==> v8 <==
## izhikevich_neuron
module izhikevich_neuron #(parameter DT = 16'h0100)  
(
    input wire clk,
    input wire rst,
    input wire [15:0] I,           
    output reg spike               
);
    reg signed [15:0] v, u;
    wire signed [15:0] a = 16'h0051;    
    wire signed [15:0] b = 16'h0200;    
    wire signed [15:0] c = -16'sd16640;  
    wire signed [15:0] d = 16'h0800;    
    wire signed [15:0] v_sq;
    wire signed [15:0] term1, term2, term3, dv_raw, du_raw;
    wire signed [15:0] bv;
    localparam signed [15:0] V_THRESH = 16'd7680;  
    cordic_mult sq_v (.x(v), .y(v), .out(v_sq));
    cordic_mult mul_004 (.x(16'h0148), .y(v_sq), .out(term1));
    cordic_mult mul_5v (.x(16'h0500), .y(v), .out(term2));
    assign term3 = 16'd35840;  
    assign dv_raw = term1 + term2 + term3 - u + I;
    cordic_mult mul_bv (.x(b), .y(v), .out(bv));
    assign du_raw = (bv - u);
    wire signed [15:0] du;
    cordic_mult mul_a (.x(a), .y(du_raw), .out(du));
    wire signed [31:0] dv_dt = dv_raw * $signed(DT);
    wire signed [31:0] du_dt = du * $signed(DT);
    always @(posedge clk or posedge rst) begin
        if (rst) begin
            v <= c;
            u <= 0;
            spike <= 0;
        end else begin
            if (v >= V_THRESH) begin
                v <= c;
                u <= u + d;
                spike <= 1;
            end else begin
                v <= v + dv_dt[23:8];  
                u <= u + du_dt[23:8];
                spike <= 0;
            end
        end
    end
endmodule
Settings: LEC_CHECK=0, ABC_AREA=1, CAP_MARGIN=20, CORE_MARGIN=2, CORE_UTILIZATION=72, CTS_CLUSTER_DIAMETER=168, PLACE_DENSITY_LB_ADDON=0.08, SLEW_MARGIN=20; clock period 11.9 ns.
run.sh (not shown) runs the stock make flow with config.mk's settings and CLKGATE_MAP_FILE=.
==> v33: changes against v8 <==
CTS_CLUSTER_DIAMETER = default   (was 168)
MAX_ROUTING_LAYER = met4   (was default)
PLACE_DENSITY_LB_ADDON = default   (was 0.08)
==> flow/constraint.sdc (replaced) <==
create_clock -name core_clock -period 6.49 [get_ports {clk}]
set_input_delay 1.2980 -clock core_clock [delete_from_list [all_inputs] [get_ports {clk}]]
set_output_delay 1.2980 -clock core_clock [all_outputs]
set_load 0.01 [all_outputs]
==> v20: changes against v8 <==
ABC_AREA = default   (was 1)
CORE_UTILIZATION = 62   (was 72)
CTS_CLUSTER_DIAMETER = 193   (was 168)
CTS_CLUSTER_SIZE = 98   (was default)
PLACE_DENSITY = 0.6   (was default)
PLACE_DENSITY_LB_ADDON = default   (was 0.08)
==> flow/constraint.sdc (replaced) <==
create_clock -name core_clock -period 10.2 [get_ports {clk}]
set_input_delay 2.0400 -clock core_clock [delete_from_list [all_inputs] [get_ports {clk}]]
set_output_delay 2.0400 -clock core_clock [all_outputs]
set_load 0.01 [all_outputs]
==> impl_metrics.ini <==
; flow metrics
[synth]
ys_sh_xor_pct = 4.62
yosys_area_mm2 = 0.0157
syn_inst = 2026

[clock_tree]
cts_resized = 193

[run_status]
status = stopped before the end
stop_stage = global routing (5_1_grt)
error = [ERROR GRT-0232] Routing congestion too high. Check the congestion heatmap in the GUI.

[placed_design]
post-place-ws_ns = -4.68

[grt]
grt_overflow = 1810
Source of the figures above: v33

==> impl_metrics.ini <==
; implementation run metrics
[timing]
setup_viol = 10
fin_ws_ns = -0.920

[grt]
grt_overflow = 0

[synth]
yosys_area_mm2 = 0.0146

[run_status]
violations = setup timing
status = finished with violations

[placed_design]
post-place-ws_ns = -1.01

[clock_tree]
cts_resized = 111
Source of the figures above: v20

==> impl_metrics.ini <==
; implementation run metrics
[layout]
ff_latch_area_um2 = 865

[worst_setup_path]
cp_max_fo = 15
required_ns = 12.08

[clock_tree]
cts_resized = 0

[run_status]
status = finished clean

[detailed_routing]
drc = 0

[synth]
ys_sh_xor_pct = 4.62
syn_inst = 2026

[placed_design]
post-place-ws_ns = 0.201

[grt]
grt_overflow = 0
Source of the figures above: v8


========
==> 05-09 <==
==> flow/design.v <==
module izhikevich_neuron #(parameter DT = 16'h0100)  
(
    input wire clk,
    input wire rst,
    input wire [15:0] I,           
    output reg spike               
);
    reg signed [15:0] v, u;
    wire signed [15:0] a = 16'h0051;    
    wire signed [15:0] b = 16'h0200;    
    wire signed [15:0] c = -16'sd16640;  
    wire signed [15:0] d = 16'h0800;    
    wire signed [15:0] v_sq;
    wire signed [15:0] term1, term2, term3, dv_raw, du_raw;
    wire signed [15:0] bv;
    localparam signed [15:0] V_THRESH = 16'd7680;  
    cordic_mult sq_v (.x(v), .y(v), .out(v_sq));
    cordic_mult mul_004 (.x(16'h0148), .y(v_sq), .out(term1));
    cordic_mult mul_5v (.x(16'h0500), .y(v), .out(term2));
    assign term3 = 16'd35840;  
    assign dv_raw = term1 + term2 + term3 - u + I;
    cordic_mult mul_bv (.x(b), .y(v), .out(bv));
    assign du_raw = (bv - u);
    wire signed [15:0] du;
    cordic_mult mul_a (.x(a), .y(du_raw), .out(du));
    wire signed [31:0] dv_dt = dv_raw * $signed(DT);
    wire signed [31:0] du_dt = du * $signed(DT);
    always @(posedge clk or posedge rst) begin
        if (rst) begin
            v <= c;
            u <= 0;
            spike <= 0;
        end else begin
            if (v >= V_THRESH) begin
                v <= c;
                u <= u + d;
                spike <= 1;
            end else begin
                v <= v + dv_dt[23:8];  
                u <= u + du_dt[23:8];
                spike <= 0;
            end
        end
    end
endmodule
module cordic_mult(
    input signed [15:0] x,
    input signed [15:0] y,
    output signed [15:0] out
);
    wire signed [31:0] temp;
    assign temp = x * y;
    assign out = temp[23:8];  
endmodule
==> flow/run.sh <==
#!/bin/bash
# the make line also repeats each setting of config.mk as NAME=value (left out here)
make -C /OpenROAD-flow-scripts/flow DESIGN_CONFIG=/design/flow/config.mk WORK_HOME=/design/flow/orfs CLKGATE_MAP_FILE= finish
==> flow/config.mk <==
export PLATFORM = sky130hd
export DESIGN_NAME = izhikevich_neuron
export DESIGN_NICKNAME = izhikevich_neuron
export VERILOG_FILES = /design/flow/design.v
export SDC_FILE = /design/flow/constraint.sdc
export NUM_CORES = 4
export LEC_CHECK = 0
export ABC_AREA = 0
export CAP_MARGIN = 25
export CELL_PAD_IN_SITES_GLOBAL_PLACEMENT = 2
export CORE_MARGIN = 10
export CORE_UTILIZATION = 30
export CTS_CLUSTER_SIZE = 22
export GPL_ROUTABILITY_DRIVEN = 0
export HOLD_SLACK_MARGIN = 0.25
export MAX_ROUTING_LAYER = met4
export MIN_ROUTING_LAYER = met2
export PLACE_DENSITY_LB_ADDON = 0.27
export SETUP_SLACK_MARGIN = -1.07
export SLEW_MARGIN = 10
==> flow/constraint.sdc <==
create_clock -name core_clock -period 12.0 [get_ports {clk}]
set_input_delay 2.4000 -clock core_clock [delete_from_list [all_inputs] [get_ports {clk}]]
set_output_delay 2.4000 -clock core_clock [all_outputs]
set_load 0.01 [all_outputs]
==> 08-27: changes against 05-09 <==
Settings changed: ABC_AREA 0 to unset, CORE_MARGIN 10 to 2, GPL_ROUTABILITY_DRIVEN 0 to unset, MAX_ROUTING_LAYER met4 to unset, SETUP_SLACK_MARGIN -1.07 to unset.
==> flow_summary.json <==
{
  "grt_pass1_wl_mm": 59.6,
  "status": "timing/DRC/antenna clean",
  "hold_start": "u[9]",
  "logic_area_sq_um": 12400,
  "met3_length_mm": 14.8,
  "min_period_ns": 11.65,
  "fill_cells": 4928,
  "core_area_sq_um": 47900,
  "seq_area_sq_um": 847,
  "setup_slack_ns": 0.347
}
(the above is from 08-27)
==> flow_summary.json <==
{
  "core_area_sq_um": 48000,
  "so.violations": "negative setup slack",
  "setup_slack_ns": -0.247,
  "grt_pass1_wl_mm": 60.0,
  "setup_viol": 1,
  "status": "failed layout checks"
}
(the above is from 05-09)

========
==> 02-11: inputs <==
Starts from the design.v that is shown in full above.
Settings: LEC_CHECK=0, ABC_AREA=1, CAP_MARGIN=20, CORE_MARGIN=2, CORE_UTILIZATION=72, MAX_ROUTING_LAYER=met4, PLACE_DENSITY_LB_ADDON=0.08, SLEW_MARGIN=20; clock period 6.49 ns.
==> 09-09 (differences from 02-11) <==
CORE_UTILIZATION = 71   (was 72)
CTS_CLUSTER_DIAMETER = 196   (was unset)
MAX_ROUTING_LAYER = unset   (was met4)
PLACE_DENSITY_LB_ADDON = 0.11   (was 0.08)
SETUP_SLACK_MARGIN = -0.63   (was unset)
==> flow/constraint.sdc (replaced) <==
create_clock -name core_clock -period 10.0 [get_ports {clk}]
set_input_delay 2.0000 -clock core_clock [delete_from_list [all_inputs] [get_ports {clk}]]
set_output_delay 2.0000 -clock core_clock [all_outputs]
set_load 0.01 [all_outputs]
==> 10-23 (differences from 02-11) <==
MAX_ROUTING_LAYER = unset   (was met4)
PLACE_DENSITY = 0.6   (was unset)
PLACE_DENSITY_LB_ADDON = unset   (was 0.08)
==> flow/constraint.sdc (replaced) <==
create_clock -name core_clock -period 13.4 [get_ports {clk}]
set_input_delay 2.6800 -clock core_clock [delete_from_list [all_inputs] [get_ports {clk}]]
set_output_delay 2.6800 -clock core_clock [all_outputs]
set_load 0.01 [all_outputs]
==> comparison table <==
Status: 10-23 timing/DRC/antenna clean; 09-09 failed layout checks; 02-11 stopped before the end
Stage where the flow stopped: 10-23 -; 09-09 -; 02-11 5_1_grt
Layout check failures: 10-23 -; 09-09 negative setup slack; 02-11 -
Endpoint of the worst setup timing path: 10-23 v[15]$_DFF_PP1_; 09-09 v[15]$_DFF_PP1_; 02-11 -
NumNets Final: 10-23 2,548; 09-09 2,811; 02-11 -
CORE AREA: 10-23 21,620 um^2; 09-09 21,760 um^2; 02-11 21,620 um^2
Crit Reg-Reg Endpoint: 10-23 v[15]$_DFF_PP1_; 09-09 v[15]$_DFF_PP1_; 02-11 -
Period Utilization, post-route: 10-23 90.56%; 09-09 119.2%; 02-11 -
Crit path setup slack, layout: 10-23 1.265 ns; 09-09 -1.924 ns; 02-11 -
Multi-input gates: 10-23 1,341; 09-09 1,341; 02-11 -
Reg clk slew, reported paths: 10-23 0.06 ns; 09-09 0.07 ns; 02-11 -
Wire length the detailed router placed on met1: 10-23 15.53 mm; 09-09 18.40 mm; 02-11 -
Signal arrival time at the worst endpoint: 10-23 12.34 ns; 09-09 12.14 ns; 02-11 -
Critical path depth in cells: 10-23 50; 09-09 52; 02-11 -
Sum of negative setup slack: 10-23 0 ns; 09-09 -17.75 ns; 02-11 -
Buffers and inverters on the worst path: 10-23 12; 09-09 14; 02-11 -
Seq. cell area: 10-23 834.6 um^2; 09-09 843.3 um^2; 02-11 -
Horizontal die dimension: 10-23 151.6 um; 09-09 152.7 um; 02-11 151.6 um
Launch point of the worst hold path: 10-23 u[9]$_DFFE_PP0P_; 09-09 u[9]$_DFFE_PP0P_; 02-11 -
Detailed Route WL: 10-23 36.85 mm; 09-09 57.25 mm; 02-11 -
Element type at the critical path start: 10-23 flip-flop; 09-09 flip-flop; 02-11 -
Detailed-route wire length per cell: 10-23 15.95 um; 09-09 22.24 um; 02-11 -
Cell area after placement: 10-23 16,140 um^2; 09-09 17,980 um^2; 02-11 18,360 um^2
